## the previous run
// mult32x32_fast
module mult32x32_fast (
    input logic clk,             
    input logic reset,           
    input logic start,           
    input logic [31:0] a,        
    input logic [31:0] b,        
    output logic busy,           
    output logic [63:0] product  
);
Size: roughly 1400 cells after synthesis, roughly 73 flip-flops, ~130 I/O pins.
Settings: LEC_CHECK=0, CAP_MARGIN=20, CELL_PAD_IN_SITES_GLOBAL_PLACEMENT=0, CORE_ASPECT_RATIO=1.0, CORE_MARGIN=2, CORE_UTILIZATION=61, CTS_CLUSTER_DIAMETER=41, CTS_CLUSTER_SIZE=29, GPL_ROUTABILITY_DRIVEN=1, HOLD_SLACK_MARGIN=-0.09, SETUP_SLACK_MARGIN=1.52, SLEW_MARGIN=20, TNS_END_PERCENT=5; clock period 9.96 ns.
run.sh (not shown) runs the stock make flow with config.mk's settings and CLKGATE_MAP_FILE=.
The following lists how the current run was set up differently from the previous run:
- TNS_END_PERCENT removed (was 5)
- CORE_ASPECT_RATIO removed (was 1.0)
- HOLD_SLACK_MARGIN removed (was -0.09)
- CTS_CLUSTER_SIZE removed (was 29)
- SETUP_SLACK_MARGIN changed from 1.52 to -0.49
- CORE_UTILIZATION changed from 61 to 58
- CTS_CLUSTER_DIAMETER removed (was 41)
- GPL_ROUTABILITY_DRIVEN removed (was 1)
- CELL_PAD_IN_SITES_GLOBAL_PLACEMENT removed (was 0)
- the clock period (ns, I/O delays scaled along) changed from 9.96 to 8.6
--- outcome ---
- No crash in the current run: every stage finished, but the layout fails its final checks due to negative setup slack.
- The higher share of the cycle needed by the critical path after routing came out of the current run.
- Summary of the comparison: final area is higher in the current run, relative to the previous run.

The RTL this note starts from:
==> flow/design.v <==
module mult32x32_fast_arith (
    input logic clk,              
    input logic reset,            
    input logic [31:0] a,         
    input logic [31:0] b,         
    input logic [1:0] a_sel,      
    input logic b_sel,            
    input logic [2:0] shift_sel,  
    input logic upd_prod,         
    input logic clr_prod,         
    output logic a_msb_is_0,      
    output logic b_msw_is_0,      
    output logic [63:0] product   
);
    logic [7:0] a_out;
    logic [15:0] b_out;
    logic [24:0] multi_out;
    logic [63:0] shift_out;
    logic [63:0] adder_out;
    logic [63:0] ff_out;
    assign a_msb_is_0 = ~|a[31:24];  
    assign b_msw_is_0 = ~|b[31:16];  
    always_comb begin
        case (a_sel)
            2'd0: a_out = a[7:0];
            2'd1: a_out = a[15:8];
            2'd2: a_out = a[23:16];
            2'd3: a_out = a[31:24];
            default: a_out = 8'd0;
        endcase
    end
    always_comb begin
        case (b_sel)
            1'b0: b_out = b[15:0];
            1'b1: b_out = b[31:16];
            default: b_out = 16'd0;
        endcase
    end
    always_comb begin
        multi_out = b_out * a_out;
    end
    always_comb begin
        case (shift_sel)
            3'd0: shift_out = multi_out << 0;
            3'd1: shift_out = multi_out << 8;
            3'd2: shift_out = multi_out << 16;
            3'd3: shift_out = multi_out << 24;
            3'd4: shift_out = multi_out << 32;
            3'd5: shift_out = multi_out << 40;
            default: shift_out = 64'd0;
        endcase
    end
    always_comb begin
        adder_out = shift_out + ff_out;
    end
    always_ff @(posedge clk or posedge reset) begin
        if (reset) begin
            ff_out <= '0;
        end else begin
            if (clr_prod) begin
                ff_out <= '0;
            end else if (upd_prod) begin
                ff_out <= adder_out;
            end 
        end 
    end
   assign product = ff_out;
endmodule
module mult32x32_fast_fsm (
    input logic clk,               
    input logic reset,             
    input logic start,             
    input logic a_msb_is_0,        
    input logic b_msw_is_0,        
    output logic busy,             
    output logic [1:0] a_sel,      
    output logic b_sel,            
    output logic [2:0] shift_sel,  
    output logic upd_prod,         
    output logic clr_prod          
);
    typedef enum {
        idle_st,
        a0_b0_st,
        a1_b0_st,
        a2_b0_st,
        a3_b0_st,
        a0_b1_st,
        a1_b1_st,
        a2_b1_st,
        a3_b1_st
      } sm_type;
    sm_type current_state;
    sm_type next_state;
    always_ff @(posedge clk, posedge reset) begin
        if (reset == 1'b1) begin
            current_state <= idle_st;
        end
        else begin
            current_state <= next_state;
        end
    end
    always_comb begin
        next_state = current_state;
        busy = 1'b1;
        a_sel = 2'b00;
        b_sel = 1'b0;
        shift_sel = 3'b000;  
        upd_prod = 1'b1;
        clr_prod = 1'b0;
        case (current_state)
            idle_st: begin
                busy = 1'b0;
                if (start == 1'b1) begin
                    next_state = a0_b0_st;
                    upd_prod = 1'b0;
                    clr_prod = 1'b1;
                end
                else begin
                    upd_prod = 1'b0;
                    clr_prod = 1'b0;
                end
            end
            a0_b0_st: begin
                next_state = a1_b0_st;
                shift_sel = 3'b000;  
            end
            a1_b0_st: begin
                next_state = a2_b0_st;
                a_sel = 2'b01;
                shift_sel = 3'b001;  
            end
            a2_b0_st: begin
                a_sel = 2'b10;
                shift_sel = 3'b010;  
                if (a_msb_is_0 == 1'b1) begin
                    if (b_msw_is_0 == 1'b1) begin
                        next_state = idle_st;
                    end
                    else begin
                        next_state = a0_b1_st;
                    end
                end
                else begin
                    next_state = a3_b0_st;
                end
            end
            a3_b0_st: begin
                a_sel = 2'b11;
                shift_sel = 3'b011;  
                if (b_msw_is_0 == 1'b1) begin
                    next_state = idle_st;
                end
                else begin
                    next_state = a0_b1_st;
                end
            end
            a0_b1_st: begin
                next_state = a1_b1_st;
                a_sel = 2'b00;
                b_sel = 1'b1;
                shift_sel = 3'b010;  
            end
            a1_b1_st: begin
                next_state = a2_b1_st;
                a_sel = 2'b01;
                b_sel = 1'b1;
                shift_sel = 3'b011;  
            end
            a2_b1_st: begin
                a_sel = 2'b10;
                b_sel = 1'b1;
                shift_sel = 3'b100;  
                if (a_msb_is_0 == 1'b1) begin
                    next_state = idle_st;
                end
                else begin
                    next_state = a3_b1_st;
                end
            end
            a3_b1_st: begin
                a_sel = 2'b11;
                b_sel = 1'b1;
                shift_sel = 3'b101;  
                busy = 1'b1;
                if (start == 0) begin
                    next_state = idle_st;
                end
                else begin
                    next_state = a0_b0_st;
                    upd_prod = 1'b0;
                    clr_prod = 1'b1;
                end
            end
        endcase
    end
endmodule
module mult32x32_fast (
    input logic clk,             
    input logic reset,           
    input logic start,           
    input logic [31:0] a,        
    input logic [31:0] b,        
    output logic busy,           
    output logic [63:0] product  
);
    logic [1:0] a_sel;
    logic b_sel;
    logic [2:0] shift_sel;
    logic upd_prod;
    logic clr_prod;
    logic a_msb_is_0;
    logic b_msw_is_0;
    mult32x32_fast_fsm f_fsm_m(
        .clk(clk),
        .reset(reset),
        .start(start),
        .busy(busy),
        .a_sel(a_sel),
        .b_sel(b_sel),
        .shift_sel(shift_sel),
        .upd_prod(upd_prod),
        .clr_prod(clr_prod),
        .a_msb_is_0(a_msb_is_0),
        .b_msw_is_0(b_msw_is_0)
    );
    mult32x32_fast_arith f_arith_m(
        .clk(clk),
        .reset(reset),
        .a(a),
        .b(b),
        .a_sel(a_sel),
        .b_sel(b_sel),
        .shift_sel(shift_sel),
        .upd_prod(upd_prod),
        .clr_prod(clr_prod),
        .a_msb_is_0(a_msb_is_0),
        .b_msw_is_0(b_msw_is_0),
        .product(product)
    );
endmodule
Settings: LEC_CHECK=0, CAP_MARGIN=20, CORE_MARGIN=2, CORE_UTILIZATION=61, CTS_CLUSTER_SIZE=60, HOLD_SLACK_MARGIN=0.26, PLACE_DENSITY_LB_ADDON=0.02, SETUP_SLACK_MARGIN=1.32, SLEW_MARGIN=20, TNS_END_PERCENT=5; clock period 5.1 ns.
The baseline never finished: it broke off in global routing (5_1_grt) on GRT-0232.
Change:
--- a/flow/config.mk
+++ b/flow/config.mk
@@ -9,8 +9,4 @@
 export CORE_MARGIN = 2
-export CORE_UTILIZATION = 61
-export CTS_CLUSTER_SIZE = 60
-export HOLD_SLACK_MARGIN = 0.26
-export PLACE_DENSITY_LB_ADDON = 0.02
-export SETUP_SLACK_MARGIN = 1.32
+export CORE_UTILIZATION = 58
+export SETUP_SLACK_MARGIN = 1.24
 export SLEW_MARGIN = 20
-export TNS_END_PERCENT = 5
==> flow/constraint.sdc (replaced) <==
create_clock -name core_clock -period 5.18 [get_ports {clk}]
set_input_delay 1.0360 -clock core_clock [delete_from_list [all_inputs] [get_ports {clk}]]
set_output_delay 1.0360 -clock core_clock [all_outputs]
set_load 0.01 [all_outputs]
The new run did not get past global routing (5_1_grt) on GRT-0116.
Die size came out higher by 5.0%.
Synthesized cell count stays the same.
Area after synthesis stays the same.
Change:
--- a/flow/config.mk
+++ b/flow/config.mk
@@ -9,4 +9,4 @@
 export CORE_MARGIN = 2
-export CORE_UTILIZATION = 58
-export SETUP_SLACK_MARGIN = 1.24
+export CORE_UTILIZATION = 57
+export SETUP_SLACK_MARGIN = -0.82
 export SLEW_MARGIN = 20
==> flow/constraint.sdc (replaced) <==
create_clock -name core_clock -period 8.26 [get_ports {clk}]
set_input_delay 1.6520 -clock core_clock [delete_from_list [all_inputs] [get_ports {clk}]]
set_output_delay 1.6520 -clock core_clock [all_outputs]
set_load 0.01 [all_outputs]
Now the flow reached the layout checks and failed them: setup timing; die area goes up by 1.7%; synthesized cell count stays the same; area after synthesis is unchanged.
Change:
--- a/flow/config.mk
+++ b/flow/config.mk
@@ -10,3 +10,2 @@
 export CORE_UTILIZATION = 57
-export SETUP_SLACK_MARGIN = -0.82
 export SLEW_MARGIN = 20
==> flow/constraint.sdc (replaced) <==
create_clock -name core_clock -period 5.18 [get_ports {clk}]
set_input_delay 1.0360 -clock core_clock [delete_from_list [all_inputs] [get_ports {clk}]]
set_output_delay 1.0360 -clock core_clock [all_outputs]
set_load 0.01 [all_outputs]
After rerunning:
- The changed run died in global routing (5_1_grt)
- synthesized cell count stays the same
- synthesized area is unchanged
- die size does not change
